Setup of v18:
// mapper
module mapper #(
    parameter DIM4_WIDTH = 8,  
    parameter DIM3_WIDTH = 8, 
    parameter DIM2_WIDTH = 8,  
    parameter DIM1_WIDTH = 8,
    parameter IDX4_WIDTH = 8,  
    parameter IDX3_WIDTH = 8, 
    parameter IDX2_WIDTH = 8,  
    parameter IDX1_WIDTH = 8,
    parameter ROW_MAJOR = 1,   
    parameter ADDR_WIDTH = 32 
)( 
    input  logic                        clk,            
    input  logic                        rst,            
    input  logic [DIM4_WIDTH - 1:0]     dim4, 
    input  logic [DIM3_WIDTH - 1:0]     dim3, 
    input  logic [DIM2_WIDTH - 1:0]     dim2,
    input  logic [DIM1_WIDTH - 1:0]     dim1,
    input  logic [IDX4_WIDTH - 1:0]     idx4,
    input  logic [IDX3_WIDTH - 1:0]     idx3, 
    input  logic [IDX2_WIDTH - 1:0]     idx2,
    input  logic [IDX1_WIDTH - 1:0]     idx1,
    input  logic [ADDR_WIDTH - 1:0]     base_addr,
    output logic [ADDR_WIDTH - 1:0]     addr
);
    logic [ADDR_WIDTH - 1:0] mult1_result, mult2_result, mult3_result;
    logic [ADDR_WIDTH - 1:0] dim3_dim2_dim1, dim2_dim1;
    logic [ADDR_WIDTH - 1:0] addr_temp;
    generate
        if (ROW_MAJOR) begin : row_major_block
            always_ff @(posedge clk or posedge rst) begin
                if (rst) begin
  ...
make LEC_CHECK=0 ABC_AREA=0 CAP_MARGIN=20 CORE_ASPECT_RATIO=0.56 CORE_MARGIN=4 CORE_UTILIZATION=58 CTS_CLUSTER_SIZE=45 PLACE_DENSITY_LB_ADDON=0.08 SETUP_SLACK_MARGIN=2.77 SLEW_MARGIN=35 finish   # period 9.55 ns
run.sh (not shown) runs the stock make flow with config.mk's settings and CLKGATE_MAP_FILE=.
v18 finished every stage and its layout cleared the timing, DRC and antenna checks.
Edits applied to the flow inputs when going from v18 to v11:
Settings: a change of SETUP_SLACK_MARGIN from 2.77 to -0.59; a change of CORE_MARGIN from 4 to 2; a deleted CORE_ASPECT_RATIO that had been 0.56; a deleted ABC_AREA that had been 0; a change of CORE_UTILIZATION from 58 to 65; a change of SLEW_MARGIN from 35 to 20; a deleted PLACE_DENSITY_LB_ADDON that had been 0.08; an added MAX_ROUTING_LAYER of met4; a deleted CTS_CLUSTER_SIZE that had been 45; a change of the clock period (ns, I/O delays scaled along) from 9.55 to 7.96.
Findings:
- Looking at post-route fraction of the period consumed by the critical path, v11 sits 14 points above v18.
- Per the comparison of v11 with v18, first-iteration DRC count decreased by 18% relative to the old numbers; headroom to the max-slew limit decreased by 23 points relative to the old numbers; core utilization of the finished layout increased by 7.7 points relative to the old numbers; total length of routed wires decreased by about 4% relative to the old numbers.
- Lower post-route standard cell area excluding fillers goes to v11 over v18.
- v11 ended up with dim2[2] as its worst setup path startpoint; v18 ended up with dim3[6].
- Across v18 and v11, a clean result was obtained everywhere but in v11.
The inputs of v4 differ from those of v11 as listed below.
Settings: swapping 20 for 0 in CAP_MARGIN; clearing SETUP_SLACK_MARGIN, which used to be -0.59; clearing MAX_ROUTING_LAYER, which used to be met4; swapping 65 for 72 in CORE_UTILIZATION; swapping 7.96 for 6.22 in the clock period (ns, I/O delays scaled along).
Notes after the runs:
- v4: complete, dirty (setup timing)
- Going from v11 to v4, sequential share of layout area dropped 0.46 points, number of gates given a new drive strength after cts went up, largest driver fanout on the critical path moved down.
### v4 -> v1
Settings: an added CTS_CLUSTER_SIZE of 41; an added MAX_ROUTING_LAYER of met4; an added SETUP_SLACK_MARGIN of 0.34; a change of CAP_MARGIN from 0 to 5; an added HOLD_SLACK_MARGIN of -0.08.
==> comparison <==
The flow completed for v1, but it is not clean: the layout still shows setup timing. Measured against each other, v4 and v1 differ in cell count after placement, the higher figure coming from v4. The area growth from synthesis to layout was comparable across v4 and v1. Final clock period utilization by the worst path (v1 over v4): increase, 3.2 points. Routed wire length delta (v1 − v4): unfavourable. There was hardly any difference in final cell count between v1 and v4. Clock tree buffer depth came out exactly the same in v4 and v1. The fmax in v1 was lower than what v4 gave.
Relative to v1, the following input files were edited for v14:
Settings: HOLD_SLACK_MARGIN changed from -0.08 to 0.3; TNS_END_PERCENT newly set to 40; PLACE_DENSITY_LB_ADDON newly set to 0.0; CAP_MARGIN changed from 5 to 20; CTS_CLUSTER_DIAMETER newly set to 400; SETUP_SLACK_MARGIN changed from 0.34 to 0.83; CORE_ASPECT_RATIO newly set to 0.91; MAX_ROUTING_LAYER removed (was met4); ABC_AREA newly set to 0; CTS_CLUSTER_SIZE changed from 41 to 92.
## What came out
- v14: all stages done; final checks FAILED (setup timing).
- In v14 relative to v1, final standard cell area without fillers had gone up by a few percent.
- Setup slack in v14 is 0.22 ns lower than in v1
- [v14 vs v1] number of antenna repair diodes: higher in v14
- Wire length was lower in v1 than in v14.
- Taking v1 as the reference point, the routed via count divided by cell count of v14 rises by 3.8%.
- Comparing v14 and v1, critical path depth is lower on v14.

mapper again, from the RTL that the note above started with.
export LEC_CHECK = 0
export ABC_AREA = 1
export CAP_MARGIN = 10
export CORE_ASPECT_RATIO = 0.5
export CORE_MARGIN = 2
export CORE_UTILIZATION = 72
export CTS_CLUSTER_DIAMETER = 375
export CTS_CLUSTER_SIZE = 100
export PLACE_DENSITY = 0.37
export SETUP_SLACK_MARGIN = -0.91
export SLEW_MARGIN = 20
export TNS_END_PERCENT = 10
create_clock -name core_clock -period 10.1 [get_ports {clk}]
Rerun with:
CORE_ASPECT_RATIO = not set   (was 0.5)
CTS_CLUSTER_DIAMETER = 221   (was 375)
CTS_CLUSTER_SIZE = 35   (was 100)
PLACE_DENSITY = not set   (was 0.37)
SETUP_SLACK_MARGIN = -0.68   (was -0.91)
TNS_END_PERCENT = not set   (was 10)
clock period = 6.9 ns   (was 10.1 ns; I/O delays follow)
The changed run completed and failed the layout checks on negative setup slack.
Cell count climbs by about 2.4%.
Via count climbs by about 4.6%.
Global-route usage climbs by 3.3 points.
Flip-flop count stays the same.
Wire length climbs by 11%.
Final area climbs by about 5%.
Clock skew barely changes.
Worst hold slack is worse by 0.044 ns.
Rerun with:
ABC_AREA = not set   (was 1)
CAP_MARGIN = 20   (was 10)
CORE_UTILIZATION = 65   (was 72)
CTS_CLUSTER_DIAMETER = not set   (was 221)
CTS_CLUSTER_SIZE = not set   (was 35)
SETUP_SLACK_MARGIN = not set   (was -0.68)
clock period = 11.2 ns   (was 6.9 ns; I/O delays follow)
After rerunning:
- The changed run ran to the end with no violations
- synthesized cell count drops by 28%
- global-route usage went down by 8.6 points
- count of clock-buffer cells in the layout shrinks by 2
- worst setup slack gets better by 1.8 ns
- core utilization fell by 10 points
- via count went down by about 24%
Rerun with:
CORE_UTILIZATION = 72   (was 65)
PLACE_DENSITY_LB_ADDON = 0.26   (was not set)
clock period = 8.04 ns   (was 11.2 ns; I/O delays follow)
Effect: This time the run completed and failed the layout checks on negative setup slack; non-clock buffer count grows by 118; worst setup slack is worse by 1.5 ns; design area is higher by about 4.5%; clock skew rose by 0.0044 ns; cell count climbs by 1.8%; via count goes up by 6.3%.
Rerun with:
CORE_UTILIZATION = 58   (was 72)
PLACE_DENSITY_LB_ADDON = not set   (was 0.26)
clock period = 6.22 ns   (was 8.04 ns; I/O delays follow)
Effect:
- The new run finished but fails on negative setup slack
- core utilization went down by 13 points
- clock skew went down by 0.0050 ns
- sequential share of layout area went down by 0.54 points
- via count went down by 3.1%
- critical path depth went down by 3
- synthesized cell count stays the same
Rerun with:
CORE_ASPECT_RATIO = 0.91   (was not set)
CORE_UTILIZATION = 72   (was 58)
CTS_CLUSTER_DIAMETER = 400   (was not set)
CTS_CLUSTER_SIZE = 10   (was not set)
PLACE_DENSITY = 0.37   (was not set)
TNS_END_PERCENT = 40   (was not set)
After rerunning:
- The changed run finished but fails on negative setup slack
- via count is higher by 6.1%
- sequential share of layout area climbs by 0.22 points
- sequential cell count stays the same
- global-route usage is higher by 8.6 points
- core utilization increases by 16 points

Setup of run A:
Starting RTL as in the previous note.
clock: 6.25 ns
lec_check: 0
cap_margin: 5
core_margin: 2
core_utilization: 72
cts_cluster_diameter: 343
cts_cluster_size: 35
hold_slack_margin: 0.3
setup_slack_margin: -0.58
slew_margin: 20
Run A finished all stages; layout check result: FAIL, due to setup timing.
Here is what was changed in the inputs of run B compared with run A.
Settings: HOLD_SLACK_MARGIN removed (was 0.3); CTS_CLUSTER_SIZE removed (was 35); CTS_CLUSTER_DIAMETER removed (was 343); SETUP_SLACK_MARGIN removed (was -0.58); CORE_UTILIZATION changed from 72 to 40; CAP_MARGIN changed from 5 to 20; the clock period (ns, I/O delays scaled along) changed from 6.25 to 12.0.
==> comparison <==
Per the final summary, run B finished and its layout is clean on timing, DRC and antenna.
Between run A and run B, the difference in mapped cell area is negligible.
The end point of the critical path comes out dim3_dim2_dim1[23]$_DFF_PP0_ in one run and dim3_dim2_dim1[22]$_DFF_PP0_ in the other, namely in run B and run A respectively.
From run A to run B the numbers moved as follows: critical path arrival up 2620 ps, hold slack down 35 ps.
Run B vs. run A: global-route usage saw a decrease, fraction of area in registers increased 0.79 points, post-route cell area decreased 2000 sq um, multi-input logic portion of the cell area increased by 2.0 points relative to the old numbers.
~same clock skew in run A and run B
Relative to run B, the following input files were edited for run C:
Settings: CTS_CLUSTER_DIAMETER: unset -> 263; MAX_ROUTING_LAYER: unset -> met4; TNS_END_PERCENT: unset -> 30; CTS_CLUSTER_SIZE: unset -> 99; ABC_AREA: unset -> 1.
==> results <==
Of run C and run B, run C shows the lower relative area change from synthesis to final layout, with run B above it.
The adder-cell area share of the yosys netlist in run C sits 4.3 points below the value recorded for run B.
Compared to run B, the router laid down more metal wire for run C.
[inputs] run D vs run C
Settings: CTS_CLUSTER_SIZE: 99 -> unset; ABC_AREA: 1 -> unset; PLACE_DENSITY_LB_ADDON: unset -> 0.23; TNS_END_PERCENT: 30 -> 50; MAX_ROUTING_LAYER: met4 -> unset; CTS_CLUSTER_DIAMETER: 263 -> unset.
==> results <==
Run D -> run C: setup TNS delta 0, exact match. Taking run D over run C, the overall routed net length ratio works out to 0.891. Higher multi-input logic area among run D and run C: run C. When the final numbers for run D and run C were put side by side, the synthesized area per cell turned out to be smaller in run C. Share of the core filled by cells before placement delta for run D relative to run C: 0.15 points lower.
